== run 1 ==
## LearningMachine
module LearningMachine(input clk,rst, start, input [6:0] x1Data,x2Data, input [1:0] tData, output[1:0] signYin, output[13:0] w1,w2,b,Yin,output ReadEn, Ready);
Size in the first run: about 1200 cells after synthesis, about 79 I/O pins.
==> flow/config.mk <==
export PLATFORM = sky130hd
export DESIGN_NAME = LearningMachine
export DESIGN_NICKNAME = LearningMachine
export VERILOG_FILES = /design/flow/design.v
export SDC_FILE = /design/flow/constraint.sdc
export NUM_CORES = 4
export LEC_CHECK = 0
export ABC_AREA = 1
export CAP_MARGIN = 0
export CELL_PAD_IN_SITES_DETAIL_PLACEMENT = 1
export CORE_ASPECT_RATIO = 1.47
export CORE_MARGIN = 5
export CORE_UTILIZATION = 40
export CTS_CLUSTER_SIZE = 48
export GPL_ROUTABILITY_DRIVEN = 0
export GPL_TIMING_DRIVEN = 0
export HOLD_SLACK_MARGIN = 0.15
export MAX_ROUTING_LAYER = met5
export MIN_ROUTING_LAYER = met2
export SLEW_MARGIN = 30
==> flow/constraint.sdc <==
create_clock -name core_clock -period 13.0 [get_ports {clk}]
set_input_delay 2.6000 -clock core_clock [delete_from_list [all_inputs] [get_ports {clk}]]
set_output_delay 2.6000 -clock core_clock [all_outputs]
set_load 0.01 [all_outputs]
run.sh (not shown) runs the stock make flow with config.mk's settings and CLKGATE_MAP_FILE=.
Input-level comparison between run 2 and run 1:
Settings: GPL_TIMING_DRIVEN removed (was 0); MAX_ROUTING_LAYER changed from met5 to met4; MIN_ROUTING_LAYER removed (was met2); GPL_ROUTABILITY_DRIVEN removed (was 0); ABC_AREA removed (was 1); CORE_ASPECT_RATIO removed (was 1.47).
Results
Top layer reached by signal wires = met4: run 2; top layer reached by signal wires = met5: run 1
Status: count of cells along the worst hold path parity (run 2, run 1)
Run 2 completed; timing, DRC and antenna clean
Run 2 against run 1: pin slew with the least headroom to its limit went down 0.060 ns.
Run 1 → run 2: final area fell by 350 um2, global routing usage on met1 climbed 29 points.
Higher area growth from synthesis to layout among run 2 and run 1: run 1
Relative to run 2, the following input files were edited for run 3:
Settings: MAX_ROUTING_LAYER: met4 -> unset; CELL_PAD_IN_SITES_DETAIL_PLACEMENT: 1 -> unset; CTS_CLUSTER_SIZE: 48 -> 32; CORE_MARGIN: 5 -> 2; SLEW_MARGIN: 30 -> 20; CAP_MARGIN: 0 -> 20; CORE_UTILIZATION: 40 -> 70; HOLD_SLACK_MARGIN: 0.15 -> unset; the clock period (ns, I/O delays scaled along): 13.0 -> 7.66.
Notes after the runs:
Run 3: flow complete, layout not clean; failing: setup timing
Run 2: PASS, flow complete, no timing, DRC or antenna violations
Fill cell total of the finished layout | run 3 below run 2
Run 3 — maximum frequency 0.0088 GHz higher, run 2 as reference
Between run 2 and run 3, the via count normalized by instance count is higher for run 3.
Compared with run 2, run 3 shows a post-detailed-placement cell area that is 4.7% higher.
In run 3 the total global-route track usage turned out 20 points higher than in run 2.
Changes observed in run 3 relative to run 2: number of placed cells counting well taps moved down.
Sequential share of layout area: run 2 and run 3 compared, lower one is run 3
In run 3 the worst endpoint data arrival time turned out 0.71 ns lower than in run 2.
[inputs] run 4 vs run 3
Settings: swapping 70 for 40 in CORE_UTILIZATION; clearing CTS_CLUSTER_SIZE, which used to be 32; swapping 7.66 for 9.33 in the clock period (ns, I/O delays scaled along).
==> comparison <==
Higher sequential share of layout area was reported by run 4, not run 3. Run 4 completed every stage of the flow, and the final layout passed the timing, design-rule and antenna checks. Between run 3 and run 4, the final non-filler cell total figures differ only marginally. Proportion of cell area occupied by multi-input gates (run 4 over run 3): increase, 2.1 points.

Starting RTL as in the previous note.
Design LearningMachine, start of the top module:
module LearningMachine(input clk,rst, start, input [6:0] x1Data,x2Data, input [1:0] tData, output[1:0] signYin, output[13:0] w1,w2,b,Yin,output ReadEn, Ready);
clock: 9.61 ns
lec_check: 0
cap_margin: 10
cell_pad_in_sites_global_placement: 1
core_margin: 6
core_utilization: 55
cts_cluster_diameter: 351
gpl_routability_driven: 0
gpl_timing_driven: 0
max_routing_layer: met4
min_routing_layer: met1
place_density_lb_addon: 0.06
setup_slack_margin: 2.22
slew_margin: 20
tns_end_percent: 55
Rerun with:
Settings changed: CAP_MARGIN 10 to 25, GPL_ROUTABILITY_DRIVEN 0 to 1, MIN_ROUTING_LAYER met1 to met2.
Result:
- non-clock buffer count is higher by 1
- sequential cell count does not change
- wire length is higher by a little under a tenth
- cell area is lower slightly
- worst hold slack hardly moves
- sequential share of layout area hardly moves
Rerun with:
Settings changed: CAP_MARGIN 25 to 10, CELL_PAD_IN_SITES_GLOBAL_PLACEMENT 1 to default, CORE_ASPECT_RATIO from default to 0.5, CTS_CLUSTER_DIAMETER 351 to 201, CTS_CLUSTER_SIZE from default to 94, GPL_ROUTABILITY_DRIVEN 1 to default, GPL_TIMING_DRIVEN 0 to 1, MIN_ROUTING_LAYER met2 to met1, PLACE_DENSITY from default to 0.35, PLACE_DENSITY_LB_ADDON 0.06 to default, SETUP_SLACK_MARGIN 2.22 to default, TNS_END_PERCENT 55 to 10.
Die size is higher slightly.
Cell count is lower by a few percent.
Worst setup slack is worse by 1200 ps.
Fmax is lower by roughly a tenth.
Final area is lower by roughly a tenth.
Rerun with:
Settings changed: CORE_ASPECT_RATIO 0.5 to default, CORE_MARGIN 6 to 2, CORE_UTILIZATION 55 to 58, CTS_CLUSTER_DIAMETER 201 to 26, CTS_CLUSTER_SIZE 94 to 71, PLACE_DENSITY 0.35 to 0.77, TNS_END_PERCENT 10 to default.
Clock period 9.61 ns to 6.54 ns, I/O delays scaled along.
Effect: The changed run completed and failed the layout checks on negative setup slack; wire length rose by 35%; die size is lower by 16%; setup slack degrades by 2200 ps; area after synthesis stays the same; via count goes up by 29%; global-route usage increases by 9.1 points; maximum frequency rose by 10%; non-clock buffer count climbs by 246.
Rerun with:
Settings changed: ABC_AREA from default to 1, CORE_UTILIZATION 58 to 72, CTS_CLUSTER_SIZE 71 to 34, PLACE_DENSITY 0.77 to 0.75.
Clock period 6.54 ns to 7.81 ns, I/O delays scaled along.
Outcome:
- The new run finished but fails on negative setup slack
- final cell count climbs slightly
- utilization increases by 2.1 points
- via count stays flat
- setup slack gains 1600 ps
- count of clock-buffer cells in the layout rose by 1
Rerun with:
Settings changed: CTS_CLUSTER_SIZE 34 to 13, PLACE_DENSITY 0.75 to 0.77, SETUP_SLACK_MARGIN from default to -0.37, SLEW_MARGIN 20 to 40.
Clock period 7.81 ns to 5.37 ns, I/O delays scaled along.
Outcome:
- Now the flow failed in clock tree synthesis (4_1_cts) on DPL-0038
- synthesized area is unchanged
- die area stays the same
- synthesized cell count does not change
